harbor:
## axi_gpio
module axi_gpio #(
    parameter int N_GPIOS = 32,
    parameter int AXI_ADDR_WIDTH = 12,
    parameter int AXI_DATA_WIDTH = 32
)(
   input aclk,
   input aresetn, 
   input  logic [N_GPIOS-1:0] gpio_in_raw ,
   output logic [N_GPIOS-1:0] gpio_out,
   output logic irq,  
   output logic arready,
   input logic [AXI_ADDR_WIDTH-1:0] araddr,
   input logic arvalid,
   output logic [AXI_DATA_WIDTH-1:0] rdata,
   output logic [1:0] rresp,
   output logic rvalid,
   input logic rready,
   input logic wvalid,
   output logic wready,
   input logic [AXI_DATA_WIDTH-1:0] wdata,
   input logic [AXI_DATA_WIDTH/8-1:0] wstrb,
   input logic bready,
   output logic bvalid,
   output logic [1:0] bresp,
   output logic awready,
   input logic [AXI_ADDR_WIDTH-1:0] awaddr,
   input logic awvalid
);
Size: roughly 3500 cells after synthesis, ~800 flip-flops, about 170 I/O pins, about 0.039 mm^2 of cells after synthesis.
export LEC_CHECK = 0
export CAP_MARGIN = 10
export CORE_MARGIN = 2
export CORE_UTILIZATION = 72
export CTS_CLUSTER_DIAMETER = 355
export CTS_CLUSTER_SIZE = 15
export SETUP_SLACK_MARGIN = -0.23
export SLEW_MARGIN = 20
export TNS_END_PERCENT = 5
create_clock -name core_clock -period 2.32 [get_ports {aclk}]
run.sh (not shown) runs the stock make flow with config.mk's settings and CLKGATE_MAP_FILE=.
Layout checks on harbor: not met. Flow itself completed; violations: negative setup slack.
For juniper, these inputs were changed with respect to harbor:
Settings: TNS_END_PERCENT: 5 -> unset; CORE_UTILIZATION: 72 -> 40; SETUP_SLACK_MARGIN: -0.23 -> unset; CTS_CLUSTER_DIAMETER: 355 -> unset; CAP_MARGIN: 10 -> 20; CTS_CLUSTER_SIZE: 15 -> unset; the clock period (ns, I/O delays scaled along): 2.32 -> 3.82.
## What came out
juniper ends up with lower insertion delay to the later sink of the worst-skew pair than harbor does.
On wire length on met2: between juniper and harbor, it ends up higher for harbor.
Cmp juniper and harbor / sequential share of power / higher: harbor
Of juniper and harbor, just one finished clean: juniper.
Completing all stages was not enough for harbor: its layout failed the final checks because of negative setup slack.
juniper does better than harbor on power.
Run comparison: juniper worst setup path startpoint irq_status_q[9]; harbor worst setup path startpoint irq_status_q[11]
Looking only at combinational share of power, and setting everything else aside, the higher value of juniper and harbor goes to harbor.
Highest routing layer actually used = met4: harbor; highest routing layer actually used = met5: juniper
Setup changes, juniper to sierra
Settings: a change of CORE_UTILIZATION from 40 to 70; an added CTS_CLUSTER_SIZE of 15; a change of the clock period (ns, I/O delays scaled along) from 3.82 to 2.57.
sierra: all stages done; final checks FAILED (negative setup slack).
Total placed instance area for sierra: 280 um^2 up relative to juniper
met1 global-route usage is lower on juniper
When sierra is measured against juniper, its overall die area turns out 42% lower.
Sort juniper and sierra by vertical extent of the die asc -> top: sierra
Compared with juniper, sierra shows a lower worst path arrival time.
Of juniper and sierra, juniper shows the higher floorplan core area, with sierra below it.
Delta (sierra minus juniper): global-route usage over all layers moved up; signed area change from the synthesized netlist to the final layout moved up; proportion of total power due to net switching moved up; pin count of the biggest net entering global routing moved down; transition time at the pin with the least slew margin moved down.
The following lists how nickel was set up differently from sierra:
Settings: CTS_CLUSTER_SIZE: 15 -> unset; CORE_UTILIZATION: 70 -> 57; SETUP_SLACK_MARGIN: unset -> 1.0; the clock period (ns, I/O delays scaled along): 2.57 -> 3.75.
==> comparison <==
nickel has completed all stages; timing, DRC and antenna checks passed. Die height (higher): nickel. Launching instance or port of the critical path: irq_status_q[14] -> nickel, irq_status_q[8] -> sierra. nickel against sierra: clock network area share higher, via density per instance lower. Of sierra and nickel, the higher relative area change from synthesis to final layout belongs to sierra.

--- another note on this design; it stands on its own ---

Setup of run 1:
// axi_gpio
module axi_gpio #(
    parameter int N_GPIOS = 32,
    parameter int AXI_ADDR_WIDTH = 12,
    parameter int AXI_DATA_WIDTH = 32
)(
   input aclk,
   input aresetn, 
   input  logic [N_GPIOS-1:0] gpio_in_raw ,
   output logic [N_GPIOS-1:0] gpio_out,
   output logic irq,  
   output logic arready,
   input logic [AXI_ADDR_WIDTH-1:0] araddr,
   input logic arvalid,
   output logic [AXI_DATA_WIDTH-1:0] rdata,
   output logic [1:0] rresp,
   output logic rvalid,
   input logic rready,
   input logic wvalid,
   output logic wready,
   input logic [AXI_DATA_WIDTH-1:0] wdata,
   input logic [AXI_DATA_WIDTH/8-1:0] wstrb,
   input logic bready,
   output logic bvalid,
   output logic [1:0] bresp,
   output logic awready,
   input logic [AXI_ADDR_WIDTH-1:0] awaddr,
   input logic awvalid
);
For scale: about 3500 cells after synthesis, roughly 170 I/O pins, ~39000 µm² of cells after synthesis.
Settings: LEC_CHECK=0, CAP_MARGIN=15, CORE_MARGIN=2, CORE_UTILIZATION=72, CTS_CLUSTER_SIZE=21, HOLD_SLACK_MARGIN=0.29, SETUP_SLACK_MARGIN=-0.2, SLEW_MARGIN=20; clock period 2.15 ns.
run.sh (not shown) runs the stock make flow with config.mk's settings and CLKGATE_MAP_FILE=.
Run 1 | ERROR | global routing (5_1_grt)
The inputs of run 2 differ from those of run 1 as listed below.
diff --git a/flow/config.mk b/flow/config.mk
--- a/flow/config.mk
+++ b/flow/config.mk
@@ -6,9 +6,12 @@
 export NUM_CORES = 4
 export LEC_CHECK = 0
-export CAP_MARGIN = 15
+export CAP_MARGIN = 20
 export CORE_MARGIN = 2
 export CORE_UTILIZATION = 72
+export CTS_CLUSTER_DIAMETER = 375
 export CTS_CLUSTER_SIZE = 21
 export HOLD_SLACK_MARGIN = 0.29
-export SETUP_SLACK_MARGIN = -0.2
+export PLACE_DENSITY_LB_ADDON = 0.26
+export SETUP_SLACK_MARGIN = 0.53
 export SLEW_MARGIN = 20
+export TNS_END_PERCENT = 5
==> flow/constraint.sdc <==
create_clock -name core_clock -period 2.13 [get_ports {aclk}]
set_input_delay 0.4260 -clock core_clock [delete_from_list [all_inputs] [get_ports {aclk}]]
set_output_delay 0.4260 -clock core_clock [all_outputs]
set_load 0.01 [all_outputs]
--- outcome ---
Although it ran to completion, run 2 produced a layout that fails the final checks because of setup timing.
Diff run 2..run 1 | count of library flops with an enable pin | unchanged
Taking run 2 over run 1, the number of gates given a new drive strength after cts ratio works out to 3.0.
In run 2 the placed instance count turned out 40 lower than in run 1.
Run 2 ends up with lower post-placement worst setup slack than run 1 does.
Compared to run 1, run 2 has area of placed instances 0.91% lower.
Modified inputs, run 3 compared to run 2
==> flow/config.mk <==
export PLATFORM = sky130hd
export DESIGN_NAME = axi_gpio
export DESIGN_NICKNAME = axi_gpio
export VERILOG_FILES = /design/flow/design.v
export SDC_FILE = /design/flow/constraint.sdc
export NUM_CORES = 4
export LEC_CHECK = 0
export CAP_MARGIN = 20
export CORE_MARGIN = 2
export CORE_UTILIZATION = 71
export CTS_CLUSTER_SIZE = 33
export PLACE_DENSITY = 0.95
export SLEW_MARGIN = 20
==> flow/constraint.sdc <==
create_clock -name core_clock -period 1.95 [get_ports {aclk}]
set_input_delay 0.3900 -clock core_clock [delete_from_list [all_inputs] [get_ports {aclk}]]
set_output_delay 0.3900 -clock core_clock [all_outputs]
set_load 0.01 [all_outputs]
Findings:
FAIL run 3 @ global routing (5_1_grt): tool exited with error. In run 3, y dimension of the die is higher than in run 2. Measured against each other, run 3 and run 2 differ in initial core utilization, the lower figure coming from run 3. Lower x dimension of the die among run 3 and run 2: run 2. Compared to run 2, run 3 has count of H-tree levels built during CTS 1 higher. Setup slack at placement in run 3 vs run 2: down 47 ps. On synthesized area, run 3 and run 2 are neck and neck. Reported for run 3 and run 2, area share of xor/xnor cells in the synthesized design turned out identical to the last digit. Area of the chip (lower): run 2.
No activity file was given, so power comes from the tool's default toggle rates.
